===== flow/design.v =====
module flopr(clock, reset, d, q);
    parameter WIDTH = 8;
    input clock; 
    input reset;
    input [WIDTH-1:0] d; 
    output reg [WIDTH-1:0] q;   
    always @(posedge clock, posedge reset)
        if (reset)
            q <= 0;
        else 
            q <= d;
endmodule
module adder(a, b, sum);
    input [31:0] a;
    input [31:0] b;
    output [31:0] sum;
    assign sum = a + b;
endmodule
module mux2(d0, d1, s, y);
    parameter WIDTH = 8;
    input [WIDTH-1:0] d0; 
    input [WIDTH-1:0] d1;
    input s;
    output [WIDTH-1:0] y;
    assign y = s ? d1 : d0;
endmodule
module mux3(d0, d1, d2, s, y);
    parameter WIDTH = 8;
    input [WIDTH-1:0] d0; 
    input [WIDTH-1:0] d1;
    input [WIDTH-1:0] d2;
    input [1:0] s;
    output [WIDTH-1:0] y;
    assign y = s[1] ? d2 : (s[0] ? d1 : d0);
endmodule
module mux8(d0, d1, d2, d3, d4, d5, d6, d7, s, y);
    parameter WIDTH = 8;
    input [WIDTH-1:0] d0;
    input [WIDTH-1:0] d1;
    input [WIDTH-1:0] d2;
    input [WIDTH-1:0] d3;
    input [WIDTH-1:0] d4;
    input [WIDTH-1:0] d5;
    input [WIDTH-1:0] d6;
    input [WIDTH-1:0] d7;
    input [2:0] s;
    output reg [WIDTH-1:0] y;
    always @*
        begin
            case(s)
                3'b000: y = d0;
                3'b001: y = d1;
                3'b010: y = d2;
                3'b011: y = d3;
                3'b100: y = d4;
                3'b101: y = d5;
                3'b110: y = d6;
                3'b111: y = d7;
                default: y = d0;
            endcase
        end
endmodule
module regfile(clock, write_enable, address_read_1, address_read_2, address_write, write_data, read_data_1, read_data_2);
    input clock;
    input write_enable;
    input [4:0] address_read_1;
    input [4:0] address_read_2;
    input [4:0] address_write;
    input [31:0] write_data;
    output [31:0] read_data_1;
    output [31:0] read_data_2;
    reg [31:0] registers[31:0];
    always @(posedge clock)
        begin
            if (write_enable) 
                registers[address_write] <= write_data;
        end
    assign read_data_1 = (address_read_1 != 0) ? registers[address_read_1] : 0;  
    assign read_data_2 = (address_read_2 != 0) ? registers[address_read_2] : 0;  
endmodule
module generate_immediate(instruction, immediate);
    input [31:0] instruction;
    output reg [31:0] immediate;
    always @*
        begin
            case(instruction[6:0])
                7'b0000011,                                                                                                      
                7'b0010011,                                                                                                      
                7'b1100111: immediate = {{20{instruction[31]}}, instruction[31:20]};                                             
                7'b0100011: immediate = {{20{instruction[31]}}, instruction[31:25], instruction[11:7]};                          
                7'b1100011: immediate = {{20{instruction[31]}}, instruction[7], instruction[30:25],  instruction[11:8], 1'b0};   
                7'b1101111: immediate = {{12{instruction[31]}}, instruction[19:12], instruction[20], instruction[30:21], 1'b0};  
                7'b0110111,                                                                                                      
                7'b0010111: immediate = {instruction[31:12], 12'b0};                                                             
                default: immediate = 32'bx;  
            endcase
        end
endmodule
module alu(src_A, src_B, ALU_control, ALU_result, zero);
    input [31:0] src_A;
    input [31:0] src_B;
    input [3:0] ALU_control;
    output reg [31:0] ALU_result;
    output zero;
    always @*
        case(ALU_control)
            4'b0000: ALU_result <= src_A + src_B;  
            4'b0001: ALU_result <= src_A - src_B;  
            4'b0010: ALU_result <= src_A & src_B;  
            4'b0011: ALU_result <= src_A | src_B;  
            4'b0100: ALU_result <= src_A ^ src_B;  
            4'b0101: ALU_result <= ($signed(src_A) < $signed(src_B)) ? 1 : 0;  
            4'b0110: ALU_result <= ($unsigned(src_A) < $unsigned(src_B)) ? 1 : 0;  
            4'b0111: ALU_result <= $signed(src_A) >>> src_B[4:0];  
            4'b1000: ALU_result <= $signed(src_A) >> src_B[4:0];  
            4'b1001: ALU_result <= $signed(src_A) << src_B[4:0];  
            default: ALU_result <= 32'd0;  
        endcase
    assign zero = (ALU_result == 0) ? 1 : 0;  
endmodule
module select_read(funct3, read_data_in, read_data_out);
    input [2:0] funct3;
    input [31:0] read_data_in;
    output reg [31:0] read_data_out;
    always @*
        begin
            case(funct3)
                3'b000: read_data_out = {{24{read_data_in[7]}}, read_data_in[7:0]};      
                3'b001: read_data_out = {{16{read_data_in[15]}}, read_data_in[15:0]};    
                3'b010: read_data_out = read_data_in;                                    
                3'b100: read_data_out = {24'b0, read_data_in[7:0]};                      
                3'b101: read_data_out = {16'b0, read_data_in[15:0]};                     
                default: read_data_out = 32'bx;  
            endcase
        end
endmodule
module main_decoder(opcode, funct3, reg_write, ALU_select, memory_control, result_select, branch, ALU_op, jump);
    input [6:0] opcode;
    input [2:0] funct3;
    output reg_write;
    output ALU_select;
    output [3:0] memory_control;
    output [2:0] result_select;
    output branch;
    output [1:0] ALU_op;
    output jump;
    reg [12:0] controls;
    assign {reg_write, ALU_select, memory_control, result_select, branch, ALU_op, jump} = controls;   
    always @*
        case(opcode)      
            7'b0000011:                                          
                case(funct3)
                    3'b000: controls = 13'b1_1_0010_001_0_00_0;      
                    3'b001: controls = 13'b1_1_0100_001_0_00_0;      
                    3'b010: controls = 13'b1_1_0000_001_0_00_0;      
                    3'b100: controls = 13'b1_1_1010_001_0_00_0;      
                    3'b101: controls = 13'b1_1_1100_001_0_00_0;      
                    default: controls = 13'bx_x_x_xxxx_xxx_xx_x;     
                endcase
            7'b0100011:
                case(funct3)
                    3'b000: controls = 13'b0_1_0011_000_0_00_0;      
                    3'b001: controls = 13'b0_1_0101_000_0_00_0;      
                    3'b010: controls = 13'b0_1_0001_000_0_00_0;      
                    default: controls = 13'bx_x_x_xxxx_xxx_xx_x;     
                endcase
            7'b0110011: controls = 13'b1_0_0000_000_0_10_0;          
            7'b0010111: controls = 13'b1_0_0000_100_0_00_0;          
            7'b0110111: controls = 13'b1_0_0000_011_0_00_0;          
            7'b1100011: controls = 13'b0_0_0000_000_1_01_0;          
            7'b0010011: controls = 13'b1_1_0000_000_0_10_0;          
            7'b1100111: controls = 13'b1_1_0000_010_0_00_1;          
            7'b1101111: controls = 13'b1_0_0000_010_0_00_1;          
            default:    controls = 13'bx_x_xxxx_xxx_x_xx_x;          
        endcase
endmodule
module alu_decoder(opcode_b5, funct3, funct7b5, ALU_op, ALU_control);
    input opcode_b5;
    input [2:0] funct3;
    input funct7b5;
    input [1:0] ALU_op;
    output reg [3:0] ALU_control;
    wire R_type_subtract;
    wire shift_arithemetic;
    assign R_type_subtract = funct7b5 & opcode_b5;  
    assign shift_arithemetic = funct7b5;  
    always @*
        case(ALU_op)
            2'b00: ALU_control = 3'b000;  
            2'b01:
                case(funct3)
                    3'b000: ALU_control = 4'b0001;  
                    3'b001: ALU_control = 4'b0001;  
                    3'b100: ALU_control = 4'b0101;  
                    3'b101: ALU_control = 4'b0101;  
                    3'b110: ALU_control = 4'b0110;  
                    3'b111: ALU_control = 4'b0110;  
                    default: ALU_control = 4'bxxxx;  
                endcase
            default:
                case(funct3)  
                    3'b000: 
                        begin
                            if (R_type_subtract)
                                ALU_control = 3'b001;  
                            else
                                ALU_control = 3'b000;  
                        end
                    3'b001: ALU_control = 4'b1001;  
                    3'b010: ALU_control = 4'b0101;  
                    3'b011: ALU_control = 4'b0110;  
                    3'b100: ALU_control = 4'b0100;  
                    3'b101:
                        begin
                            if(shift_arithemetic)
                                ALU_control = 4'b0111;  
                            else
                                ALU_control = 4'b1000;  
                        end
                    3'b110: ALU_control = 4'b0011;  
                    3'b111: ALU_control = 4'b0010;  
                    default: ALU_control = 4'bxxxx;  
                endcase
        endcase
endmodule
module controller(opcode, funct3, funct7b5, zero, result_select, memory_control, PC_select, ALU_select, reg_write, jump, ALU_control);
    input [6:0] opcode;
    input [2:0] funct3;  
    input funct7b5;
    input zero;
    output [2:0] result_select;
    output [3:0] memory_control;
    output reg [1:0] PC_select;
    output ALU_select;
    output reg_write;
    output jump;
    output [3:0] ALU_control;
    wire [1:0] ALU_op;
    wire branch;
    main_decoder main_decoder
    (
        opcode,              
        funct3,              
        reg_write,           
        ALU_select,          
        memory_control,      
        result_select,       
        branch,              
        ALU_op,              
        jump                 
    );
    alu_decoder alu_decoder
    (
        opcode[5],       
        funct3,          
        funct7b5,        
        ALU_op,          
        ALU_control      
    );
    always @*
        if(jump)
            case(opcode[3])
                1'b0: PC_select = 2'b10;             
                1'b1: PC_select = 2'b01;             
                default: PC_select = 2'b01;
            endcase
        else
            case(funct3)
                3'b000: PC_select = branch & zero;    
                3'b001: PC_select = branch & ~zero;   
                3'b100: PC_select = branch & ~zero;   
                3'b101: PC_select = branch & zero;    
                3'b110: PC_select = branch & ~zero;   
                3'b111: PC_select = branch & zero;    
                default: PC_select = 2'b00;
            endcase           
endmodule
module datapath(clock, reset, result_select, PC_select, ALU_select, reg_write, ALU_control, instruction, read_data, zero, PC, ALU_result, write_data);
    input clock;
    input reset;
    input [2:0] result_select;
    input [1:0] PC_select;
    input ALU_select;
    input reg_write;
    input [3:0] ALU_control;
    input [31:0] instruction;
    input [31:0] read_data;
    output zero;
    output [31:0] PC;
    output [31:0] ALU_result;
    output [31:0] write_data;
    wire [31:0] PC_next;
    wire [31:0] PC_plus4;
    wire [31:0] PC_target;
    wire [31:0] immediate;
    wire [31:0] src_A;
    wire [31:0] src_B;
    wire [31:0] read_data_out;
    wire [31:0] result;
    flopr #(32) pc_reg(clock, reset, PC_next, PC);
    adder pc_add4(PC, 32'd4, PC_plus4);
    adder pc_addbranch(PC, immediate, PC_target);
    mux3 #(32) pc_mux(PC_plus4, PC_target, ALU_result, PC_select, PC_next);
    regfile regfile(clock, reg_write, instruction[19:15], instruction[24:20], instruction[11:7], result, src_A, write_data);
    generate_immediate generate_immediate(instruction, immediate);
    mux2 #(32) src_B_mux(write_data, immediate, ALU_select, src_B);
    alu alu(src_A, src_B, ALU_control, ALU_result, zero);
    select_read select_read(instruction[14:12], read_data, read_data_out);
    mux8 #(32) result_mux(ALU_result, read_data_out, PC_plus4, immediate, PC_target, 32'hxxxxxxxx, 32'hxxxxxxxx, 32'hxxxxxxxx, result_select, result);
endmodule
module cpu(clock, reset, instruction, read_data, memory_control, PC, ALU_result, write_data);
    input clock;
    input reset;
    input [31:0] instruction;
    input [31:0] read_data;
    output [3:0] memory_control;
    output [31:0] PC;
    output [31:0] ALU_result;
    output [31:0] write_data;
    wire [1:0] PC_select;
    wire ALU_select; 
    wire reg_write;
    wire jump;
    wire zero;
    wire [2:0] result_select;
    wire [3:0] ALU_control;
    controller controller
    (
        instruction[6:0],        
        instruction[14:12],      
        instruction[30],         
        zero,                    
        result_select,           
        memory_control,          
        PC_select,               
        ALU_select,              
        reg_write,               
        jump,                    
        ALU_control              
    );
    datapath datapath
    (
        clock,                   
        reset,                   
        result_select,           
        PC_select,               
        ALU_select,              
        reg_write,               
        ALU_control,             
        instruction,             
        read_data,               
        zero,                    
        PC,                      
        ALU_result,              
        write_data               
    );
endmodule

===== flow/config.mk =====
export PLATFORM = sky130hd
export DESIGN_NAME = cpu
export DESIGN_NICKNAME = cpu
export VERILOG_FILES = /design/flow/design.v
export SDC_FILE = /design/flow/constraint.sdc
export NUM_CORES = 4
export LEC_CHECK = 0
export CAP_MARGIN = 20
export CELL_PAD_IN_SITES_DETAIL_PLACEMENT = 0
export CORE_MARGIN = 2
export CORE_UTILIZATION = 72
export CTS_CLUSTER_SIZE = 29
export GPL_TIMING_DRIVEN = 1
export MAX_ROUTING_LAYER = met4
export PLACE_DENSITY = 0.35
export SETUP_SLACK_MARGIN = 1.56
export SLEW_MARGIN = 15
export TNS_END_PERCENT = 10

===== flow/constraint.sdc =====
create_clock -name core_clock -period 5.29 [get_ports {clock}]
set_input_delay 1.0580 -clock core_clock [delete_from_list [all_inputs] [get_ports {clock}]]
set_output_delay 1.0580 -clock core_clock [all_outputs]
set_load 0.01 [all_outputs]

===== flow/run.sh =====
#!/bin/bash
# the make line also repeats each setting of config.mk as NAME=value (left out here)
make -C /OpenROAD-flow-scripts/flow DESIGN_CONFIG=/design/flow/config.mk WORK_HOME=/design/flow/orfs CLKGATE_MAP_FILE= finish

==> results of run 1 <==
## per-stage QoR
step	cell area [µm²]	utilization, %	setup TNS (ns)	instances	total power, mW
after detailed placement	74900	86.4	-2030.52	6698	18.7
after floorplan	63500	-	-1344.18	4575	14.0
after global placement	74800	86.4	-1677.07	6697	18.2
==> reports/qor.csv, run 1 <==
stage,metric,value,unit
outcome,status,aborted with a tool error,
outcome,stop_stage,4_1_cts,
outcome,error_line,[ERROR DPL-0033] detailed placement checks failed during check placement.,
die,die_h,300,µm
yosys,synth_area,62900,µm²
yosys,top_cell,edfxtp_1,
yosys,flop_cell,edfxtp_1,
yosys,yosys-stat-cells,4575,
yosys,adder_share,2.72,%
yosys,logic_family,multiplexers,
yosys,syn_nets,4776,
yosys,ys_ff,1056,
yosys,ys_chip_area,62900,µm²
die,core_area,86600,µm²
yosys,xor_share,0.919,%
yosys,synth_top_area_share,48.9,%
die,io_pins,166,
yosys,ys_seq_share,50.1,%
yosys,mux_share,23.0,%
placed_design,place_congestion,1.14,
yosys,ys.warnings.count,9,
yosys,topCellsByArea,"edfxtp_1 49%, mux4_2 19%, mux2i_1 2.8%",
yosys,simple_gate_share,7.74,%
yosys,yosys.area.top_type,edfxtp_1,
placed_design,place_ws,-3.71,ns
yosys,synth.distinct_cells,119,
die,die_w,300,µm
die,fp_util,72.6,%
die,rows,108,
placed_design,io_buffers,165,
yosys,synthTopCellsByCount,"1,024 x edfxtp_1, 534 x mux4_2, 303 x nor2_1, 241 x a21oi_1, 230 x nand2_1",
die,dieArea,89800,µm²
yosys,edf_count,1024,
placed_design,dpl.hpwl,215,mm
yosys,synthArstFlopShare,3.03,%
yosys,netlist_instances,4575,
yosys,synth-compound-area-share,11.9,%
yosys,avgSynthCellArea,13.8,µm²
==> run 2, diff against run 1 <==
CELL_PAD_IN_SITES_DETAIL_PLACEMENT = 1   (was 0)
CORE_ASPECT_RATIO = 0.5   (was unset)
CORE_UTILIZATION = 56   (was 72)
CTS_CLUSTER_DIAMETER = 380   (was unset)
CTS_CLUSTER_SIZE = 68   (was 29)
GPL_TIMING_DRIVEN = unset   (was 1)
MAX_ROUTING_LAYER = unset   (was met4)
PLACE_DENSITY = 0.4   (was 0.35)
SETUP_SLACK_MARGIN = 0.78   (was 1.56)
SLEW_MARGIN = 20   (was 15)
TNS_END_PERCENT = 5   (was 10)
clock period = 11.0 ns   (was 5.29 ns; I/O delays follow)
==> reports/qor.csv, run 2 <==
stage,metric,value,unit,change
placed_design,io_buffers,165,,unchanged
outcome,status,aborted with a tool error,,
yosys,top_cell,edfxtp_1,,
yosys,yosys.area.top_type,edfxtp_1,,
yosys,synth_top_area_share,48.9,%,unchanged
yosys,netlist_instances,4575,,unchanged
placed_design,place_congestion,1.06,,-7.2%
yosys,syn_nets,4776,,unchanged
yosys,mux_share,23.0,%,unchanged
outcome,error_line,[ERROR DPL-0033] detailed placement checks failed during check placement.,,
yosys,ys_seq_share,50.1,%,unchanged
yosys,xor_share,0.919,%,unchanged
die,die_w,478,µm,+60%
yosys,flop_cell,edfxtp_1,,
yosys,ys_chip_area,62900,µm²,unchanged
yosys,synthTopCellsByCount,"1,024 x edfxtp_1, 534 x mux4_2, 303 x nor2_1, 241 x a21oi_1, 230 x nand2_1",,
yosys,synth.distinct_cells,119,,unchanged
yosys,synth_area,62900,µm²,unchanged
outcome,stop_stage,3_5_place_dp,,
yosys,synth-compound-area-share,11.9,%,unchanged
yosys,ys_ff,1056,,unchanged
yosys,logic_family,multiplexers,,
yosys,simple_gate_share,7.74,%,unchanged
die,io_pins,166,,unchanged
yosys,avgSynthCellArea,13.8,µm²,unchanged
yosys,yosys-stat-cells,4575,,unchanged
yosys,ys.warnings.count,9,,unchanged
yosys,edf_count,1024,,unchanged
die,die_h,241,µm,-20%
die,rows,86,,-20%
die,dieArea,115000,µm²,+28%
die,core_area,111000,µm²,+28%
die,fp_util,56.8,%,-16 points
yosys,adder_share,2.72,%,unchanged
yosys,topCellsByArea,"edfxtp_1 49%, mux4_2 19%, mux2i_1 2.8%",,
yosys,synthArstFlopShare,3.03,%,unchanged
run 2: metrics by stage:
stage,hold WS (ns),TNS (ns),power [mW],area (µm²),cells
after floorplan,0.638,0,6.70,62900,4575
after global placement,0.725,-0.386,8.17,68500,6291
==> run 3, diff against run 2 <==
CORE_ASPECT_RATIO = unset   (was 0.5)
CORE_UTILIZATION = 41   (was 56)
CTS_CLUSTER_DIAMETER = unset   (was 380)
CTS_CLUSTER_SIZE = 29   (was 68)
GPL_TIMING_DRIVEN = 1   (was unset)
MAX_ROUTING_LAYER = met4   (was unset)
PLACE_DENSITY = unset   (was 0.4)
PLACE_DENSITY_LB_ADDON = 0.28   (was unset)
SETUP_SLACK_MARGIN = unset   (was 0.78)
TNS_END_PERCENT = 15   (was 5)
clock period = 6.09 ns   (was 11.0 ns; I/O delays follow)
==> reports/qor.csv, run 3 <==
stage,metric,value,unit,change
outcome,status,failed layout checks,,
outcome,violatedChecks,setup timing,,
yosys,yosys-stat-cells,4575,,unchanged
detailed_routing,drtIter0Drc,7106,,
sta,rsz0062_at_grt,true,,
yosys,ys_seq_share,50.1,%,unchanged
yosys,adder_share,2.72,%,unchanged
detailed_routing,routed_wl,311,mm,
sta,min_period,8.06,ns,
yosys,synth_top_area_share,48.9,%,unchanged
yosys,mux_share,23.0,%,unchanged
worst_setup_path,worstSetupEndpointType,flop,,
detailed_routing,postRouteAntennaNets,0,,
sta,worstMarginPinSlew,1.16,ns,
worst_setup_path,arrival,8.73,ns,
layout,fin_area,85800,µm²,
yosys,syn_nets,4776,,unchanged
worst_hold_path,min-delay-start,datapath.pc_reg.q[0],,
layout,syn2layout_area_growth,36.4,%,
die,io_pins,166,,unchanged
global_route,antenna_found_initial,12,,
die,dieArea,157000,µm²,+36%
power,switching_share,33.6,%,
power,power_density,291,nW/µm²,
detailed_routing,first_pass_iters,8,,
worst_setup_path,cp.buffers_inverters,11,,
clock_network,cts_tree,done,,
power,clockPowerShare,28.4,%,
global_route,grt_pass1_wl,419,mm,
yosys,ys_chip_area,62900,µm²,unchanged
worst_setup_path,worstSetupPathType,primary input to flop,,
sta,maxSlewViolCount,0,,
clock_network,cts_buffer_depth,3,,
clock_network,h-tree-depth,3,,
placed_design,place_congestion,1.05,,-1.3%
run,warnings,98,,
yosys,edf_count,1024,,unchanged
power,p_switching,8.41,mW,
worst_setup_path,cp.depth,35,,
die,die_h,396,µm,+64%
sta,setup_viol,704,,
detailed_routing,routedWlPerCell,38.6,µm,
detailed_routing,drc,0,,
global_route,grt_overflow_total,0,,
die,fp_util,41.4,%,-15 points
clock_network,numCtsBuffers,109,,
power,intPower,16.6,mW,
yosys,synth.distinct_cells,119,,unchanged
sta,layout_setup_ws,-1.97,ns,
yosys,top_cell,edfxtp_1,,
clock_network,ctsHoldBuffers,0,,
global_route,grt_max_degree,68,,
worst_setup_path,cpMostUsedCell,buf_6,,
power,p_seq_share,34.5,%,
clock_network,cts_sinks,1056,,
yosys,synthArstFlopShare,3.03,%,unchanged
placed_design,place_area,76700,µm²,
yosys,synth_area,62900,µm²,unchanged
power,power-top-group,combinational logic,,
sta,clock_skew,0.0649,ns,
worst_setup_path,max_stage_delay,0.56,ns,
yosys,simple_gate_share,7.74,%,unchanged
yosys,ys_ff,1056,,unchanged
worst_setup_path,worstPathRequired,6.75,ns,
die,die_w,396,µm,-17%
sta,hold_viol,0,,
worst_setup_path,r2r_end,datapath.pc_reg.q[15],,
sta,slew_headroom,22.8,%,
run,maxCapViolations,0,,
yosys,avgSynthCellArea,13.8,µm²,unchanged
power,p_leak,31.5,nW,
detailed_routing,vias,55100,,
worst_setup_path,crit_slowest_cell,or4_4,,
power,peakVddDrop,0.236,mV,
worst_hold_path,worstHoldPathType,flop to flop,,
worst_setup_path,crit_end,datapath.pc_reg.q[15],,
placed_design,dpl.hpwl,205,mm,
die,core_area,152000,µm²,+37%
placed_design,place_ws,-3.10,ns,
yosys,xor_share,0.919,%,unchanged
yosys,yosys.area.top_type,edfxtp_1,,
worst_setup_path,crit_family,simple AND/OR/NAND/NOR gates,,
worst_setup_path,r2r-start,datapath.regfile.registers[22][8],,
worst_hold_path,min_path_cells,1,,
clock_network,clock_latency,0.77,ns,
detailed_routing,vias_per_cell,6.84,,
layout,layout.nets,6132,,
yosys,synth-compound-area-share,11.9,%,unchanged
yosys,netlist_instances,4575,,unchanged
worst_setup_path,worstRegToRegCells,30,,
worst_setup_path,cp-start-kind,primary input,,
global_route,first_global_vias,55300,,
sta,fmax,0.124,GHz,
worst_setup_path,path_max_fanout,8,,
yosys,flop_cell,edfxtp_1,,
global_route,grt_usage,38.5,%,
worst_setup_path,cp-startpoint,instruction[20],,
clock_network,clk_pin_slew,0.06,ns,
worst_setup_path,r2r_setup_slack,-1.52,ns,
power,seq-power,8.62,mW,
power,comb_power_share,37.2,%,
sta,period_used_share,132,%,
power,clk-power,7.09,mW,
yosys,synthTopCellsByCount,"1,024 x edfxtp_1, 534 x mux4_2, 303 x nor2_1, 241 x a21oi_1, 230 x nand2_1",,
yosys,ys.warnings.count,9,,unchanged
power,pg_comb,9.29,mW,
die,rows,143,,+66%
worst_hold_path,min_to,datapath.pc_reg.q[0],,
clock_network,cts-root-buf,clkbuf_16,,
placed_design,io_buffers,165,,unchanged
yosys,topCellsByArea,"edfxtp_1 49%, mux4_2 19%, mux2i_1 2.8%",,
yosys,logic_family,multiplexers,,
-- run 3: metal layers --
layer | global-route usage, % | up-vias | share of wire [%]
met5 | - | - | 0
met4 | 25.5 | 0 | 8.8
met3 | 7.36 | 1346 | 11
met2 | 59.6 | 4235 | 46
met1 | 46.0 | 28100 | 34
li1 | - | 21400 | -
-- run 3: metrics by stage --
| step | utilization (%) | cells | TNS, ns | hold slack [ns] | power [mW] |
|---|---|---|---|---|---|
| finish | 56.4 | 8055 | -344.29 | 0.774 | 25.0 |
| global placement | 50.4 | 7636 | -1133.04 | 0.707 | 16.4 |
| floorplan | - | 4575 | -737.73 | 0.638 | 12.2 |
| CTS | 54.7 | 7943 | -274.36 | 0.725 | 24.0 |
| global route | 56.4 | 8053 | -438.81 | 0.751 | 25.5 |
| detailed placement | 50.4 | 7636 | -1201.65 | 0.711 | 16.5 |
-- run 3: area by class of cell --
class	instances	area [µm²]
fill	14700	66300
timing repair buffer	1598	15200
tap	2030	2540
inverter	132	510
clock buffer	129	2820
clock inverter	65	848
multi-input combinational	3034	32300
antenna	11	27.5
sequential	1056	31600
-- run 3: what timing repair did --
item / in CTS / in global routing
setup buffers: 101 / 102
endpoints found under the setup margin: 832 / 803
gates cloned: 17 / 12
pin swaps: 115 / 198
resized: 397 / 402
==> run 4, diff against run 3 <==
CAP_MARGIN = 0   (was 20)
CORE_UTILIZATION = 40   (was 41)
CTS_CLUSTER_DIAMETER = 347   (was unset)
CTS_CLUSTER_SIZE = unset   (was 29)
GPL_ROUTABILITY_DRIVEN = 0   (was unset)
GPL_TIMING_DRIVEN = unset   (was 1)
MAX_ROUTING_LAYER = unset   (was met4)
PLACE_DENSITY_LB_ADDON = unset   (was 0.28)
SETUP_SLACK_MARGIN = 2.84   (was unset)
SLEW_MARGIN = 0   (was 20)
TNS_END_PERCENT = unset   (was 15)
clock period = 11.0 ns   (was 6.09 ns; I/O delays follow)
==> reports/qor.csv, run 4 <==
stage,metric,value,unit,change
outcome,status,timing/DRC/antenna clean,,
global_route,grt_max_degree,74,,+8.8%
yosys,synthArstFlopShare,3.03,%,unchanged
die,io_pins,166,,unchanged
worst_setup_path,cp.depth,22,,-37%
power,intPower,8.30,mW,-50%
worst_setup_path,r2r_setup_slack,2.63,ns,+4.15 ns
yosys,yosys.area.top_type,edfxtp_1,,
clock_network,clock_latency,0.75,ns,-0.02 ns
yosys,xor_share,0.919,%,unchanged
power,comb_power_share,32.2,%,-5.0 points
layout,seqCellArea,31600,µm²,unchanged
yosys,ys_seq_share,50.1,%,unchanged
detailed_routing,routedWlPerCell,39.1,µm,+1.4%
clock_network,cts-root-buf,clkbuf_16,,
yosys,simple_gate_share,7.74,%,unchanged
worst_setup_path,r2r_end,datapath.pc_reg.q[11],,
die,die_w,401,µm,+1.2%
clock_network,cts_tree,done,,
worst_setup_path,crit_end,ALU_result[30],,
power,clockPowerShare,30.0,%,+1.6 points
sta,slew_headroom,9.88,%,-13 points
yosys,synth.distinct_cells,119,,unchanged
layout,fill_cells,15300,,+3.9%
yosys,edf_count,1024,,unchanged
power,p_switching,4.29,mW,-49%
yosys,flop_cell,edfxtp_1,,
power,switching_share,34.1,%,+0.44 points
worst_hold_path,min-delay-start,datapath.pc_reg.q[0],,
worst_setup_path,arrival,7.85,ns,-0.88 ns
yosys,mux_share,23.0,%,unchanged
yosys,synthTopCellsByCount,"1,024 x edfxtp_1, 534 x mux4_2, 303 x nor2_1, 241 x a21oi_1, 230 x nand2_1",,
run,warnings,97,,-1.0%
worst_setup_path,cp.buffers_inverters,5,,-6
clock_network,numCtsBuffers,110,,+0.92%
worst_setup_path,worstRegToRegCells,33,,+10%
worst_hold_path,worstHoldPathType,flop to flop,,
worst_setup_path,worstSetupPathType,primary input to primary output,,
sta,period_used_share,91.3,%,-41 points
die,dieArea,160000,µm²,+2.5%
power,power_density,162,nW/µm²,-44%
die,fp_util,40.3,%,-1.1 points
layout,fin_util,49.6,%,-6.8 points
sta,fin_hold_ws,0.651,ns,-0.123 ns
power,clk-power,3.78,mW,-47%
worst_setup_path,max_stage_delay,0.56,ns,about the same
yosys,logic_family,multiplexers,,
sta,clock_skew,0.0265,ns,-0.0384 ns
power,peakVddDrop,0.129,mV,-45%
global_route,antenna_found_initial,13,,+1
detailed_routing,first_pass_iters,9,,+1
yosys,synth_area,62900,µm²,unchanged
run,maxCapViolations,0,,unchanged
sta,tns,0,ns,+344.29 ns
power,power-top-group,registers,,
yosys,syn_nets,4776,,unchanged
clock_network,ctsHoldBuffers,0,,unchanged
detailed_routing,postRouteAntennaNets,0,,unchanged
yosys,yosys-stat-cells,4575,,unchanged
global_route,grt_pass1_wl,388,mm,-7.3%
detailed_routing,drc,0,,unchanged
sta,rsz0062_at_grt,true,,
placed_design,dpl.hpwl,168,mm,-18%
worst_setup_path,cp-startpoint,instruction[3],,
detailed_routing,routed_wl,281,mm,-9.4%
power,p_seq_share,37.8,%,+3.3 points
worst_setup_path,worstPathCellList,"dlygate4sd2_1, buf_6, or3b_4, buf_4, nor3_4, o21a_1, a221oi_4, buf_4, mux2i_2, ha_2, and2_1, a31oi_1, o211ai_1, nand2_2, o21bai_4, a221o_1, a21boi_4, o41ai_2, a21oi_1, o211ai_1, a211o_4, buf_6",,
yosys,avgSynthCellArea,13.8,µm²,unchanged
placed_design,io_buffers,165,,unchanged
die,die_h,401,µm,+1.2%
sta,setup_viol,0,,-100%
worst_setup_path,crit_family,AND-OR/OR-AND gates,,
yosys,ys_chip_area,62900,µm²,unchanged
power,seq-power,4.76,mW,-45%
layout,syn2layout_area_growth,23.2,%,
detailed_routing,vias,51300,,-6.9%
global_route,grt_usage,33.6,%,-4.9 points
worst_setup_path,crit_slowest_cell,mux2i_2,,
detailed_routing,vias_per_cell,7.14,,+4.3%
global_route,first_global_vias,51200,,-7.4%
die,core_area,156000,µm²,+2.7%
yosys,netlist_instances,4575,,unchanged
yosys,ys_ff,1056,,unchanged
power,pg_comb,4.06,mW,-56%
worst_setup_path,cp-start-kind,primary input,,
layout,instances_no_fill,7192,,-11%
sta,hold_viol,0,,unchanged
sta,worstMarginPinSlew,1.35,ns,+0.194 ns
yosys,topCellsByArea,"edfxtp_1 49%, mux4_2 19%, mux2i_1 2.8%",,
sta,fmax,0.0995,GHz,
worst_setup_path,path_max_fanout,11,,+3
sta,maxSlewViolCount,0,,unchanged
detailed_routing,drtIter0Drc,8342,,+17%
placed_design,place_inst,6741,,-12%
layout,layout.nets,5230,,-15%
clock_network,cts_sinks,1056,,unchanged
sta,min_period,10.05,ns,
yosys,ys.warnings.count,9,,unchanged
worst_setup_path,r2r-start,datapath.regfile.registers[19][1],,
layout,logic_area,31900,µm²,-1.3%
power,p_leak,26.7,nW,-15%
worst_setup_path,worstPathRequired,8.80,ns,+2.05 ns
die,rows,145,,+1.4%
clock_network,cts_buffer_depth,3,,unchanged
worst_hold_path,min_path_cells,1,,unchanged
yosys,synth-compound-area-share,11.9,%,unchanged
yosys,top_cell,edfxtp_1,,
worst_hold_path,min_to,datapath.pc_reg.q[0],,
global_route,grt_overflow_total,0,,unchanged
worst_setup_path,worstSetupEndpointType,primary output,,
clock_network,h-tree-depth,3,,unchanged
yosys,adder_share,2.72,%,unchanged
yosys,synth_top_area_share,48.9,%,unchanged
clock_network,clk_pin_slew,0.06,ns,about the same
## run 4: layout make-up
type                    count  area share (%)
repair buffers            697            9.54
well taps                2058            3.32
diodes                      8          0.0258
flip-flops and latches   1056            40.7
clock buffers             130            3.68
inverters                 132           0.667
clock inverters            79           0.943
multi-input cells        3032            41.1
## run 4: per-stage QoR
step	setup WS, ns	instance area, µm²	total power [mW]
floorplan	1.56	63700	6.76
global placement	0.0939	68700	8.05
detailed placement	0.00408	68700	8.12
CTS	1.52	75400	12.2
global route	1.06	77500	12.9
finish	0.953	77500	12.6
## run 4: timing repair
| item | CTS | global route |
|---|---|---|
| pin swaps | 104 | 127 |
| setup endpoints to repair | 96 | 64 |
| gates cloned | 29 | 5 |
| gates resized | 388 | 254 |
| buffers inserted | 96 | 103 |
## run 4: routing by layer
metal,share of wire [%],vias to the layer above,track usage [%]
met5,0.057,-,0
met4,8.7,12,21.9
met3,13,1374,9.67
met2,44,4262,51.4
met1,34,26100,41.8
li1,-,19600,-
==> run 5, diff against run 4 <==
ABC_AREA = 1   (was unset)
CAP_MARGIN = 35   (was 0)
CELL_PAD_IN_SITES_GLOBAL_PLACEMENT = 0   (was unset)
CORE_ASPECT_RATIO = 1.41   (was unset)
CORE_UTILIZATION = 45   (was 40)
CTS_CLUSTER_DIAMETER = 228   (was 347)
CTS_CLUSTER_SIZE = 29   (was unset)
GPL_ROUTABILITY_DRIVEN = unset   (was 0)
GPL_TIMING_DRIVEN = 0   (was unset)
HOLD_SLACK_MARGIN = -0.02   (was unset)
MAX_ROUTING_LAYER = met4   (was unset)
PLACE_DENSITY_LB_ADDON = 0.28   (was unset)
SETUP_SLACK_MARGIN = 0.49   (was 2.84)
SLEW_MARGIN = 15   (was 0)
TNS_END_PERCENT = 15   (was unset)
clock period = 6.09 ns   (was 11.0 ns; I/O delays follow)
==> reports/qor.csv, run 5 <==
stage,metric,value,unit,change
outcome,error_line,[ERROR GRT-0116] Global routing finished with congestion. Check the congestion regions in the DRC Viewer.,,
yosys,topCellsByArea,"edfxtp_1 48%, o21ai_0 8.1%, nor2_1 7.2%",,
yosys,mux_share,0.294,%,-23 points
die,dieArea,147000,µm²,-8.5%
yosys,yosys.area.top_type,edfxtp_1,,
yosys,ys_seq_share,48.8,%,-1.4 points
clock_network,h-tree-depth,2,,-1
yosys,synth_area,64700,µm²,+2.8%
yosys,syn_nets,7992,,+67%
clock_network,cts_sinks,1056,,unchanged
die,die_h,454,µm,+13%
yosys,ys_ff,1056,,unchanged
yosys,synthTopCellsByCount,"1,241 x nor2_1, 1,209 x nand2_1, 1,046 x o21ai_0, 1,024 x edfxtp_1, 883 x nand3_1",,
yosys,xor_share,0.772,%,-0.15 points
placed_design,place_inst,10100,,+49%
placed_design,dpl.hpwl,369,mm,+120%
die,die_w,323,µm,-19%
yosys,synth-compound-area-share,17.9,%,+6.0 points
clock_network,cts_buffer_depth,3,,unchanged
outcome,stop_stage,5_1_grt,,
die,rows,165,,+14%
yosys,avgSynthCellArea,8.30,µm²,-40%
yosys,yosys-stat-cells,7791,,+70%
yosys,adder_share,2.65,%,-0.075 points
die,io_pins,166,,unchanged
yosys,synthArstFlopShare,3.03,%,unchanged
yosys,ys_chip_area,64700,µm²,+2.8%
global_route,grt_overflow_total,725,,
die,core_area,143000,µm²,-8.4%
yosys,edf_count,1024,,unchanged
yosys,netlist_instances,7791,,+70%
placed_design,io_buffers,159,,-3.6%
outcome,status,aborted with a tool error,,
clock_network,cts-root-buf,clkbuf_16,,
clock_network,numCtsBuffers,42,,-62%
yosys,synth_top_area_share,47.5,%,-1.3 points
placed_design,place_congestion,1.18,,
yosys,flop_cell,edfxtp_1,,
yosys,simple_gate_share,23.1,%,+15 points
clock_network,ctsHoldBuffers,0,,unchanged
yosys,synth.distinct_cells,69,,-42%
global_route,grt_usage,83.9,%,
die,fp_util,45.2,%,+4.9 points
yosys,top_cell,nor2_1,,
yosys,logic_family,simple AND/OR/NAND/NOR gates,,
yosys,ys.warnings.count,9,,unchanged
==> run 5: what timing repair did <==
action                     in CTS
setup endpoints to repair    1117
pin swaps                     176
gates cloned                    6
resized                      1377
setup buffers                 196
==> run 5: metal layers <==
| layer | overflow | global-route usage (%) |
|---|---|---|
| met3 | 33 | 71.1 |
| met2 | 351 | 95.3 |
| met1 | 21 | 82.3 |
| met5 | - | - |
| met4 | 320 | 84.5 |
==> run 5: metrics by stage <==
step | worst slack, ns | instance area, µm²
floorplan | 0.0864 | 65500
global placement | -6.38 | 69500
detailed placement | -4.72 | 73000
CTS | -1.28 | 81300
==> run 6, diff against run 5 <==
ABC_AREA = unset   (was 1)
CAP_MARGIN = 20   (was 35)
CELL_PAD_IN_SITES_DETAIL_PLACEMENT = unset   (was 1)
CELL_PAD_IN_SITES_GLOBAL_PLACEMENT = unset   (was 0)
CORE_ASPECT_RATIO = unset   (was 1.41)
CORE_UTILIZATION = 40   (was 45)
CTS_CLUSTER_DIAMETER = unset   (was 228)
CTS_CLUSTER_SIZE = unset   (was 29)
GPL_TIMING_DRIVEN = unset   (was 0)
HOLD_SLACK_MARGIN = unset   (was -0.02)
MAX_ROUTING_LAYER = unset   (was met4)
PLACE_DENSITY_LB_ADDON = unset   (was 0.28)
SETUP_SLACK_MARGIN = unset   (was 0.49)
SLEW_MARGIN = 20   (was 15)
TNS_END_PERCENT = unset   (was 15)
clock period = 9.07 ns   (was 6.09 ns; I/O delays follow)
==> reports/qor.csv, run 6 <==
stage,metric,value,unit,change
outcome,status,timing/DRC/antenna clean,,
power,seq-power,5.77,mW,
power,peakVddDrop,0.161,mV,
layout,layout.nets,5779,,
power,power,15.4,mW,
detailed_routing,first_pass_iters,6,,
yosys,mux_share,23.0,%,+23 points
worst_hold_path,min_to,datapath.pc_reg.q[0],,
detailed_routing,drc,0,,
yosys,syn_nets,4776,,-40%
power,p_switching,4.97,mW,
worst_setup_path,worstRegToRegCells,32,,
detailed_routing,drtIter0Drc,6742,,
worst_setup_path,worstSetupPathType,primary input to primary output,,
layout,syn2layout_area_growth,26.5,%,
worst_setup_path,r2r_setup_slack,1.13,ns,
worst_setup_path,max_stage_delay,0.90,ns,
yosys,top_cell,edfxtp_1,,
worst_setup_path,crit_end,ALU_result[25],,
sta,min_period,9.02,ns,
yosys,ys_seq_share,50.1,%,+1.4 points
sta,worstMarginPinSlew,1.12,ns,
yosys,synth-compound-area-share,11.9,%,-6.0 points
detailed_routing,antenna_cells,0,,
yosys,synth_top_area_share,48.9,%,+1.3 points
power,switching_share,32.3,%,
yosys,yosys-stat-cells,4575,,-41%
die,core_area,156000,µm²,+9.2%
global_route,grt_overflow_total,0,,
die,fp_util,40.3,%,-4.9 points
detailed_routing,vias,50700,,
sta,maxSlewViolCount,0,,
sta,rsz0062_at_grt,true,,
power,comb_power_share,32.1,%,
placed_design,io_buffers,165,,+3.8%
worst_setup_path,path_max_fanout,22,,
worst_hold_path,min_path_cells,1,,
yosys,xor_share,0.919,%,+0.15 points
layout,instances_no_fill,7721,,
power,intPower,10.4,mW,
worst_setup_path,r2r-start,datapath.regfile.registers[19][6],,
yosys,edf_count,1024,,unchanged
global_route,antenna_found_initial,9,,
global_route,first_global_vias,49200,,
detailed_routing,postRouteAntennaNets,0,,
worst_setup_path,arrival,7.21,ns,
sta,slew_headroom,25.0,%,
worst_setup_path,crit_slowest_cell,nor3_2,,
die,die_w,401,µm,+24%
yosys,topCellsByArea,"edfxtp_1 49%, mux4_2 19%, mux2i_1 2.8%",,
yosys,synth.distinct_cells,119,,+72%
yosys,flop_cell,edfxtp_1,,
yosys,ys_ff,1056,,unchanged
detailed_routing,routed_wl,273,mm,
clock_network,h-tree-depth,3,,+1
worst_setup_path,cp.buffers_inverters,10,,
power,clk-power,4.66,mW,
sta,setup_viol,0,,
die,io_pins,166,,unchanged
detailed_routing,routedWlPerCell,35.3,µm,
clock_network,numCtsBuffers,109,,+160%
power,power-top-group,registers,,
yosys,avgSynthCellArea,13.8,µm²,+66%
sta,hold_viol,0,,
yosys,yosys.area.top_type,edfxtp_1,,
sta,period_used_share,99.5,%,
global_route,grt_pass1_wl,380,mm,
die,die_h,401,µm,-12%
worst_setup_path,cp.depth,21,,
placed_design,place_congestion,1.04,,-11%
global_route,grt_usage,33.2,%,
worst_setup_path,worstPathRequired,7.26,ns,
power,pg_comb,4.94,mW,
placed_design,place_inst,7481,,-26%
clock_network,cts_buffer_depth,3,,unchanged
yosys,adder_share,2.72,%,+0.075 points
sta,fmax,0.111,GHz,
worst_setup_path,cpMostUsedCell,buf_4,,
yosys,synth_area,62900,µm²,-2.7%
worst_hold_path,min-delay-start,datapath.pc_reg.q[0],,
power,power_density,193,nW/µm²,
clock_network,cts-root-buf,clkbuf_16,,
worst_setup_path,worstSetupEndpointType,primary output,,
run,warnings,97,,
die,dieArea,160000,µm²,+9.3%
die,rows,145,,-12%
worst_setup_path,worstPathCellList,"buf_4, buf_4, buf_4, buf_4, mux4_2, nor2_1, nor3_2, ha_1, inv_1, and3_4, nor2b_1, buf_4, and4_4, o221ai_2, buf_4, buf_4, o21bai_1, buf_4, o221ai_1, a211o_1, dlygate4sd2_1",,
sta,tns,0,ns,
sta,clock_skew,0.0667,ns,
yosys,logic_family,multiplexers,,
power,p_leak,28.8,nW,
worst_setup_path,cp-startpoint,instruction[17],,
worst_setup_path,cp-start-kind,primary input,,
power,p_seq_share,37.5,%,
run,maxCapViolations,0,,
yosys,synthTopCellsByCount,"1,024 x edfxtp_1, 534 x mux4_2, 303 x nor2_1, 241 x a21oi_1, 230 x nand2_1",,
global_route,grt_max_degree,57,,
clock_network,clock_latency,0.77,ns,
yosys,ys_chip_area,62900,µm²,-2.7%
clock_network,cts_tree,done,,
clock_network,cts_sinks,1056,,unchanged
worst_hold_path,worstHoldPathType,flop to flop,,
power,clockPowerShare,30.3,%,
yosys,simple_gate_share,7.74,%,-15 points
yosys,netlist_instances,4575,,-41%
layout,fin_util,50.9,%,
yosys,ys.warnings.count,9,,unchanged
yosys,synthArstFlopShare,3.03,%,unchanged
worst_setup_path,crit_family,buffers and inverters,,
clock_network,clk_pin_slew,0.06,ns,
worst_setup_path,r2r_end,datapath.pc_reg.q[30],,
detailed_routing,vias_per_cell,6.57,,
placed_design,dpl.hpwl,191,mm,-48%
==> run 6: area by class of cell <==
| cell class | count | area (µm²) |
|---|---|---|
| clock buffer | 128 | 2800 |
| clock inverter | 68 | 871 |
| fill | 13300 | 76600 |
| inverter | 132 | 503 |
| multi-input combinational | 3033 | 30400 |
| sequential | 1056 | 31600 |
| tap | 2058 | 2570 |
| timing repair buffer | 1246 | 10900 |
==> run 6: metal layers <==
metal | vias to the layer above | track usage, % | part of all wire, % | wire [µm]
li1 | 20700 | - | - | -
met1 | 26000 | 45.6 | 39 | 107000
met2 | 3395 | 51.6 | 46 | 124000
met3 | 589 | 7.00 | 11 | 29000
met4 | 14 | 13.4 | 4.6 | 12700
met5 | - | 0 | 0.034 | 94
==> run 6: what timing repair did <==
item,4_1_cts,5_1_grt
gates cloned,4,4
resized,135,80
hold buffers,0,0
pin swaps,22,39
setup endpoints to repair,62,58
hold endpoints to repair,0,0
setup buffers,14,24
==> run 6: through the flow <==
| stage | hold slack (ns) | setup WS [ns] | cell area [µm²] |
|---|---|---|---|
| 3_3_place_gp | 0.652 | -1.22 | 74500 |
| 3_5_place_dp | 0.660 | -1.28 | 74500 |
| 6_report | 0.662 | 0.0486 | 79600 |
| 4_1_cts | 0.672 | -0.0421 | 79000 |
| 2_1_floorplan | 0.638 | 0.0000453 | 63200 |
| 5_1_grt | 0.686 | -0.0481 | 79600 |
==> run 7, diff against run 6 <==
ABC_AREA = 0   (was unset)
CAP_MARGIN = 0   (was 20)
CORE_UTILIZATION = 72   (was 40)
MAX_ROUTING_LAYER = met4   (was unset)
PLACE_DENSITY = 0.67   (was unset)
SETUP_SLACK_MARGIN = 1.06   (was unset)
clock period = 7.8 ns   (was 9.07 ns; I/O delays follow)
==> reports/qor.csv, run 7 <==
stage,metric,value,unit,change
yosys,synth-compound-area-share,11.9,%,unchanged
yosys,simple_gate_share,7.74,%,unchanged
yosys,ys.warnings.count,9,,unchanged
die,dieArea,89800,µm²,-44%
outcome,error_line,[ERROR DPL-0033] detailed placement checks failed during check placement.,,
yosys,edf_count,1024,,unchanged
yosys,avgSynthCellArea,13.8,µm²,unchanged
yosys,yosys.area.top_type,edfxtp_1,,
outcome,stop_stage,4_1_cts,,
die,rows,108,,-26%
placed_design,place_congestion,1.19,,+14%
die,fp_util,72.6,%,+32 points
yosys,netlist_instances,4575,,unchanged
yosys,yosys-stat-cells,4575,,unchanged
yosys,ys_chip_area,62900,µm²,unchanged
outcome,status,aborted with a tool error,,
yosys,ys_seq_share,50.1,%,unchanged
yosys,mux_share,23.0,%,unchanged
yosys,syn_nets,4776,,unchanged
die,die_h,300,µm,-25%
yosys,synth_top_area_share,48.9,%,unchanged
yosys,topCellsByArea,"edfxtp_1 49%, mux4_2 19%, mux2i_1 2.8%",,
yosys,synth.distinct_cells,119,,unchanged
yosys,synthTopCellsByCount,"1,024 x edfxtp_1, 534 x mux4_2, 303 x nor2_1, 241 x a21oi_1, 230 x nand2_1",,
yosys,synth_area,62900,µm²,unchanged
die,die_w,300,µm,-25%
die,core_area,86600,µm²,-45%
yosys,xor_share,0.919,%,unchanged
placed_design,io_buffers,165,,unchanged
yosys,ys_ff,1056,,unchanged
die,io_pins,166,,unchanged
yosys,top_cell,edfxtp_1,,
placed_design,dpl.hpwl,207,mm,+8.1%
yosys,adder_share,2.72,%,unchanged
placed_design,place_inst,6537,,-13%
yosys,synthArstFlopShare,3.03,%,unchanged
placed_design,place_ws,-1.76,ns,-0.477 ns
yosys,flop_cell,edfxtp_1,,
yosys,logic_family,multiplexers,,
-- run 7: stage by stage --
| step | hold slack (ns) | instance area, µm² | util [%] | setup TNS [ns] |
|---|---|---|---|---|
| after floorplan | 0.638 | 63800 | - | -21.63 |
| after global placement | 0.674 | 73400 | 84.8 | -121.67 |
| after detailed placement | 0.696 | 73500 | 84.8 | -185.01 |
==> run 8, diff against run 7 <==
ABC_AREA = unset   (was 0)
CAP_MARGIN = 40   (was 0)
CELL_PAD_IN_SITES_DETAIL_PLACEMENT = 1   (was unset)
CORE_UTILIZATION = 55   (was 72)
CTS_CLUSTER_DIAMETER = 285   (was unset)
CTS_CLUSTER_SIZE = 66   (was unset)
GPL_ROUTABILITY_DRIVEN = 0   (was unset)
GPL_TIMING_DRIVEN = 0   (was unset)
MAX_ROUTING_LAYER = unset   (was met4)
MIN_ROUTING_LAYER = met1   (was unset)
PLACE_DENSITY = unset   (was 0.67)
PLACE_DENSITY_LB_ADDON = 0.25   (was unset)
SETUP_SLACK_MARGIN = 2.73   (was 1.06)
TNS_END_PERCENT = 35   (was unset)
clock period = 12.7 ns   (was 7.8 ns; I/O delays follow)
==> reports/qor.csv, run 8 <==
stage,metric,value,unit,change
yosys,synthArstFlopShare,3.03,%,unchanged
clock_network,h-tree-depth,1,,
die,rows,124,,+15%
outcome,error_line,[ERROR GRT-0116] Global routing finished with congestion. Check the congestion regions in the DRC Viewer.,,
yosys,flop_cell,edfxtp_1,,
yosys,topCellsByArea,"edfxtp_1 49%, mux4_2 19%, mux2i_1 2.8%",,
yosys,edf_count,1024,,unchanged
yosys,synth_top_area_share,48.9,%,unchanged
yosys,yosys-stat-cells,4575,,unchanged
yosys,top_cell,edfxtp_1,,
outcome,stop_stage,5_1_grt,,
die,io_pins,166,,unchanged
yosys,synthTopCellsByCount,"1,024 x edfxtp_1, 534 x mux4_2, 303 x nor2_1, 241 x a21oi_1, 230 x nand2_1",,
die,dieArea,117000,µm²,+30%
yosys,adder_share,2.72,%,unchanged
yosys,synth_area,62900,µm²,unchanged
yosys,ys_seq_share,50.1,%,unchanged
die,die_h,342,µm,+14%
yosys,ys_chip_area,62900,µm²,unchanged
global_route,grt_overflow_total,467,,
placed_design,dpl.hpwl,229,mm,+11%
placed_design,place_ws,-1.29,ns,+0.465 ns
die,die_w,342,µm,+14%
clock_network,cts-root-buf,clkbuf_16,,
yosys,yosys.area.top_type,edfxtp_1,,
outcome,status,aborted with a tool error,,
clock_network,numCtsBuffers,19,,
yosys,ys.warnings.count,9,,unchanged
global_route,grt_usage,78.4,%,
yosys,ys_ff,1056,,unchanged
die,core_area,114000,µm²,+31%
yosys,syn_nets,4776,,unchanged
yosys,xor_share,0.919,%,unchanged
yosys,mux_share,23.0,%,unchanged
die,fp_util,55.2,%,-17 points
yosys,logic_family,multiplexers,,
yosys,netlist_instances,4575,,unchanged
clock_network,cts_buffer_depth,3,,
clock_network,cts_sinks,1056,,
yosys,synth.distinct_cells,119,,unchanged
yosys,synth-compound-area-share,11.9,%,unchanged
yosys,simple_gate_share,7.74,%,unchanged
clock_network,ctsHoldBuffers,0,,
placed_design,io_buffers,152,,-7.9%
yosys,avgSynthCellArea,13.8,µm²,unchanged
run 8: stage by stage:
step | instances | hold WS, ns | area [µm²] | utilization (%) | power (mW)
after floorplan | 4575 | 0.638 | 63500 | - | 5.84
after global placement | 6239 | 0.697 | 66900 | 58.7 | 6.94
after detailed placement | 6379 | 0.766 | 70100 | 61.5 | 7.19
after CTS | 6558 | 0.820 | 74600 | 65.5 | 8.67
run 8: what timing repair did:
action	4_1_cts
gates cloned	3
setup buffers	150
resized	736
pin swaps	106
endpoints found under the setup margin	704
run 8: per-layer routing:
metal	GRT usage, %	overflow
met5	50.7	6
met4	71.7	163
met3	72.6	53
met2	88.1	202
met1	78.8	43
==> run 9, diff against run 8 <==
ABC_AREA = 1   (was unset)
CAP_MARGIN = 20   (was 40)
CELL_PAD_IN_SITES_DETAIL_PLACEMENT = unset   (was 1)
CORE_UTILIZATION = 62   (was 55)
CTS_CLUSTER_DIAMETER = 148   (was 285)
CTS_CLUSTER_SIZE = 98   (was 66)
GPL_ROUTABILITY_DRIVEN = unset   (was 0)
GPL_TIMING_DRIVEN = unset   (was 0)
MIN_ROUTING_LAYER = unset   (was met1)
PLACE_DENSITY_LB_ADDON = 0.01   (was 0.25)
SETUP_SLACK_MARGIN = 0.97   (was 2.73)
TNS_END_PERCENT = unset   (was 35)
clock period = 3.34 ns   (was 12.7 ns; I/O delays follow)
==> reports/qor.csv, run 9 <==
stage,metric,value,unit,change
yosys,edf_count,1024,,unchanged
yosys,syn_nets,7992,,+67%
yosys,ys_seq_share,48.8,%,-1.4 points
clock_network,ctsHoldBuffers,0,,unchanged
die,core_area,103000,µm²,-9.1%
yosys,ys_chip_area,64700,µm²,+2.8%
yosys,xor_share,0.772,%,-0.15 points
placed_design,place_congestion,1.09,,
outcome,status,aborted with a tool error,,
yosys,flop_cell,edfxtp_1,,
yosys,logic_family,simple AND/OR/NAND/NOR gates,,
yosys,topCellsByArea,"edfxtp_1 48%, o21ai_0 8.1%, nor2_1 7.2%",,
yosys,synth_area,64700,µm²,+2.8%
yosys,yosys.area.top_type,edfxtp_1,,
clock_network,cts_buffer_depth,3,,unchanged
die,rows,118,,-4.8%
die,fp_util,62.5,%,+7.3 points
yosys,top_cell,nor2_1,,
yosys,ys_ff,1056,,unchanged
outcome,stop_stage,5_1_grt,,
yosys,synth.distinct_cells,69,,-42%
yosys,synthArstFlopShare,3.03,%,unchanged
yosys,synth-compound-area-share,17.9,%,+6.0 points
die,dieArea,107000,µm²,-8.7%
yosys,mux_share,0.294,%,-23 points
yosys,avgSynthCellArea,8.30,µm²,-40%
placed_design,dpl.hpwl,205,mm,-10%
yosys,synth_top_area_share,47.5,%,-1.3 points
yosys,adder_share,2.65,%,-0.075 points
clock_network,numCtsBuffers,21,,+2
yosys,netlist_instances,7791,,+70%
placed_design,io_buffers,165,,+8.6%
clock_network,h-tree-depth,1,,unchanged
die,die_h,327,µm,-4.4%
placed_design,place_area,78500,µm²,+12%
clock_network,cts_sinks,1056,,unchanged
die,io_pins,166,,unchanged
clock_network,cts-root-buf,clkbuf_16,,
yosys,synthTopCellsByCount,"1,241 x nor2_1, 1,209 x nand2_1, 1,046 x o21ai_0, 1,024 x edfxtp_1, 883 x nand3_1",,
yosys,simple_gate_share,23.1,%,+15 points
yosys,yosys-stat-cells,7791,,+70%
die,die_w,327,µm,-4.4%
placed_design,place_inst,10100,,+59%
yosys,ys.warnings.count,9,,unchanged
[run 9: per-stage QoR]
step | utilization (%) | worst slack [ns]
after floorplan | - | -2.05
after global placement | 75.8 | -3.40
after detailed placement | 75.8 | -3.40
after CTS | 81.6 | -2.13
[run 9: repair_timing]
item | 4_1_cts
setup endpoints to repair | 1210
hold endpoints to repair | 0
resized | 843
pin swaps | 220
setup buffers | 130
gates cloned | 41
==> run 10, diff against run 9 <==
CAP_MARGIN = 0   (was 20)
CORE_UTILIZATION = 72   (was 62)
CTS_CLUSTER_DIAMETER = 354   (was 148)
CTS_CLUSTER_SIZE = unset   (was 98)
PLACE_DENSITY = 0.64   (was unset)
PLACE_DENSITY_LB_ADDON = unset   (was 0.01)
SETUP_SLACK_MARGIN = unset   (was 0.97)
clock period = 6.54 ns   (was 3.34 ns; I/O delays follow)
==> reports/qor.csv, run 10 <==
stage,metric,value,unit,change
yosys,xor_share,0.772,%,unchanged
placed_design,io_buffers,165,,unchanged
die,dieArea,92300,µm²,-14%
yosys,ys_ff,1056,,unchanged
yosys,logic_family,simple AND/OR/NAND/NOR gates,,
yosys,flop_cell,edfxtp_1,,
die,rows,109,,-7.6%
outcome,stop_stage,5_1_grt,,
die,die_h,304,µm,-7.1%
yosys,ys_seq_share,48.8,%,unchanged
outcome,status,aborted with a tool error,,
yosys,simple_gate_share,23.1,%,unchanged
die,fp_util,72.9,%,+10 points
die,io_pins,166,,unchanged
yosys,top_cell,nor2_1,,
yosys,synth_area,64700,µm²,unchanged
placed_design,dpl.hpwl,198,mm,-3.6%
clock_network,cts-root-buf,clkbuf_16,,
yosys,mux_share,0.294,%,unchanged
die,die_w,304,µm,-7.1%
yosys,yosys-stat-cells,7791,,unchanged
yosys,synthArstFlopShare,3.03,%,unchanged
global_route,grt_usage,99.9,%,
yosys,synthTopCellsByCount,"1,241 x nor2_1, 1,209 x nand2_1, 1,046 x o21ai_0, 1,024 x edfxtp_1, 883 x nand3_1",,
placed_design,place_ws,-1.24,ns,+2.16 ns
yosys,netlist_instances,7791,,unchanged
clock_network,cts_sinks,1056,,unchanged
yosys,adder_share,2.65,%,unchanged
yosys,avgSynthCellArea,8.30,µm²,unchanged
die,core_area,88800,µm²,-14%
clock_network,h-tree-depth,3,,+2
yosys,synth-compound-area-share,17.9,%,unchanged
yosys,synth.distinct_cells,69,,unchanged
yosys,ys_chip_area,64700,µm²,unchanged
placed_design,place_congestion,1.14,,+5.3%
global_route,grt_overflow_total,4186,,
outcome,error_line,[ERROR GRT-0116] Global routing finished with congestion. Check the congestion regions in the DRC Viewer.,,
yosys,topCellsByArea,"edfxtp_1 48%, o21ai_0 8.1%, nor2_1 7.2%",,
yosys,syn_nets,7992,,unchanged
yosys,ys.warnings.count,9,,unchanged
clock_network,ctsHoldBuffers,0,,unchanged
clock_network,numCtsBuffers,103,,+390%
yosys,synth_top_area_share,47.5,%,unchanged
clock_network,cts_buffer_depth,3,,unchanged
yosys,edf_count,1024,,unchanged
yosys,yosys.area.top_type,edfxtp_1,,
run 10: through the flow:
| step | setup TNS, ns | utilization [%] | instance area [µm²] | power (mW) | cells |
|---|---|---|---|---|---|
| 4_1_cts | -1.26 | 93.2 | 82800 | 21.7 | 9915 |
| 3_5_place_dp | -149.89 | 84.3 | 74900 | 14.8 | 9598 |
| 3_3_place_gp | -95.95 | 84.3 | 74800 | 14.7 | 9596 |
| 2_1_floorplan | -0.00543 | - | 64800 | 11.4 | 7791 |
run 10: routing by layer:
| metal | global-route usage (%) | overflow |
|---|---|---|
| met5 | 82.7 | 74 |
| met4 | 104 | 1017 |
| met3 | 92.2 | 362 |
| met2 | 111 | 2417 |
| met1 | 95.3 | 316 |
run 10: timing repair:
action                     CTS
buffers inserted            83
cloned                      46
gates resized              809
setup endpoints to repair   64
pin swaps                  174
==> run 11, diff against run 10 <==
ABC_AREA = unset   (was 1)
CAP_MARGIN = 20   (was 0)
CORE_UTILIZATION = 61   (was 72)
CTS_CLUSTER_DIAMETER = unset   (was 354)
CTS_CLUSTER_SIZE = 57   (was unset)
PLACE_DENSITY = unset   (was 0.64)
SETUP_SLACK_MARGIN = -0.61   (was unset)
clock period = 6.38 ns   (was 6.54 ns; I/O delays follow)
==> reports/qor.csv, run 11 <==
stage,metric,value,unit,change
outcome,status,aborted with a tool error,,
outcome,stop_stage,5_1_grt,,
outcome,error_line,[ERROR GRT-0232] Routing congestion too high. Check the congestion heatmap in the GUI.,,
clock_network,cts_sinks,1056,,unchanged
placed_design,place_inst,6948,,-28%
yosys,top_cell,edfxtp_1,,
yosys,logic_family,multiplexers,,
yosys,simple_gate_share,7.74,%,-15 points
placed_design,io_buffers,165,,unchanged
placed_design,place_congestion,1.08,,-5.9%
yosys,ys_seq_share,50.1,%,+1.4 points
yosys,syn_nets,4776,,-40%
die,core_area,102000,µm²,+15%
clock_network,cts_buffer_depth,3,,unchanged
yosys,synth_top_area_share,48.9,%,+1.3 points
yosys,topCellsByArea,"edfxtp_1 49%, mux4_2 19%, mux2i_1 2.8%",,
die,die_h,325,µm,+7.0%
clock_network,h-tree-depth,3,,unchanged
yosys,netlist_instances,4575,,-41%
die,dieArea,106000,µm²,+15%
yosys,flop_cell,edfxtp_1,,
placed_design,dpl.hpwl,195,mm,-1.4%
yosys,synthTopCellsByCount,"1,024 x edfxtp_1, 534 x mux4_2, 303 x nor2_1, 241 x a21oi_1, 230 x nand2_1",,
global_route,grt_usage,82.2,%,
yosys,synth-compound-area-share,11.9,%,-6.0 points
clock_network,numCtsBuffers,101,,-1.9%
yosys,synthArstFlopShare,3.03,%,unchanged
die,fp_util,61.7,%,-11 points
yosys,ys_ff,1056,,unchanged
yosys,ys_chip_area,62900,µm²,-2.7%
yosys,synth_area,62900,µm²,-2.7%
die,rows,117,,+7.3%
die,io_pins,166,,unchanged
yosys,ys.warnings.count,9,,unchanged
yosys,mux_share,23.0,%,+23 points
yosys,yosys-stat-cells,4575,,-41%
yosys,edf_count,1024,,unchanged
yosys,adder_share,2.72,%,+0.075 points
yosys,xor_share,0.919,%,+0.15 points
yosys,synth.distinct_cells,119,,+72%
yosys,yosys.area.top_type,edfxtp_1,,
clock_network,cts-root-buf,clkbuf_16,,
die,die_w,325,µm,+7.0%
global_route,grt_overflow_total,84,,
yosys,avgSynthCellArea,13.8,µm²,+66%
run 11: through the flow:
| step | worst slack (ns) | area, µm² | util [%] | hold slack, ns | setup TNS (ns) |
|---|---|---|---|---|---|
| floorplan | -1.84 | 63600 | - | 0.638 | -371.54 |
| global placement | -2.89 | 75300 | 73.8 | 0.702 | -741.07 |
| detailed placement | -3.03 | 75300 | 73.8 | 0.693 | -866.70 |
| CTS | -1.67 | 81600 | 79.9 | 0.712 | -124.40 |
run 11: per-layer routing:
metal	GRT overflow	GRT usage, %
met4	42	81.3
met3	2	73.1
met1	1	81.3
met5	0	52.5
met2	39	93.5
run 11: what timing repair did:
item,4_1_cts
cloned,19
hold endpoints to repair,0
resized,384
hold buffers,0
pin swaps,109
endpoints found under the setup margin,224
setup buffers,114
==> run 12, diff against run 11 <==
CORE_UTILIZATION = 72   (was 61)
CTS_CLUSTER_SIZE = unset   (was 57)
PLACE_DENSITY = 0.67   (was unset)
SETUP_SLACK_MARGIN = unset   (was -0.61)
clock period = 9.04 ns   (was 6.38 ns; I/O delays follow)
==> reports/qor.csv, run 12 <==
stage,metric,value,unit,change
outcome,status,aborted with a tool error,,
outcome,stop_stage,5_1_grt,,
outcome,error_line,[ERROR GRT-0116] Global routing finished with congestion. Check the congestion regions in the DRC Viewer.,,
placed_design,dpl.hpwl,192,mm,-1.5%
yosys,syn_nets,4776,,unchanged
die,die_h,300,µm,-7.9%
yosys,top_cell,edfxtp_1,,
yosys,synthArstFlopShare,3.03,%,unchanged
clock_network,h-tree-depth,3,,unchanged
yosys,xor_share,0.919,%,unchanged
yosys,synth_top_area_share,48.9,%,unchanged
yosys,ys_seq_share,50.1,%,unchanged
clock_network,cts-root-buf,clkbuf_16,,
yosys,netlist_instances,4575,,unchanged
yosys,adder_share,2.72,%,unchanged
placed_design,place_ws,-1.49,ns,+1.54 ns
yosys,synth-compound-area-share,11.9,%,unchanged
placed_design,place_congestion,1.18,,+9.5%
yosys,simple_gate_share,7.74,%,unchanged
yosys,synth.distinct_cells,119,,unchanged
placed_design,io_buffers,165,,unchanged
die,dieArea,89800,µm²,-15%
yosys,ys.warnings.count,9,,unchanged
global_route,grt_overflow_total,2417,,
yosys,edf_count,1024,,unchanged
yosys,ys_ff,1056,,unchanged
clock_network,numCtsBuffers,103,,+2.0%
yosys,logic_family,multiplexers,,
die,core_area,86600,µm²,-15%
die,rows,108,,-7.7%
yosys,flop_cell,edfxtp_1,,
yosys,yosys.area.top_type,edfxtp_1,,
yosys,mux_share,23.0,%,unchanged
yosys,synthTopCellsByCount,"1,024 x edfxtp_1, 534 x mux4_2, 303 x nor2_1, 241 x a21oi_1, 230 x nand2_1",,
clock_network,ctsHoldBuffers,0,,unchanged
yosys,avgSynthCellArea,13.8,µm²,unchanged
die,io_pins,166,,unchanged
clock_network,cts_sinks,1056,,unchanged
clock_network,cts_buffer_depth,3,,unchanged
yosys,ys_chip_area,62900,µm²,unchanged
yosys,yosys-stat-cells,4575,,unchanged
die,die_w,300,µm,-7.9%
placed_design,place_inst,6382,,-8.1%
die,fp_util,72.6,%,+11 points
yosys,topCellsByArea,"edfxtp_1 49%, mux4_2 19%, mux2i_1 2.8%",,
global_route,grt_usage,96.9,%,
yosys,synth_area,62900,µm²,unchanged
run 12: layer usage:
| layer | GRT overflow | GRT usage, % |
|---|---|---|
| met1 | 310 | 95.4 |
| met2 | 1043 | 103 |
| met3 | 363 | 92.0 |
| met4 | 645 | 98.7 |
| met5 | 56 | 79.2 |
run 12: metrics by stage:
stage          hold slack [ns]  area (µm²)
4_1_cts                  0.756       76400
3_5_place_dp             0.703       71600
3_3_place_gp             0.681       71600
2_1_floorplan            0.638       63200
run 12: what timing repair did:
action | 4_1_cts
buffers inserted | 29
pin swaps | 47
gates cloned | 7
setup endpoints to repair | 64
resized | 268
Power and IR drop assume default switching activity.
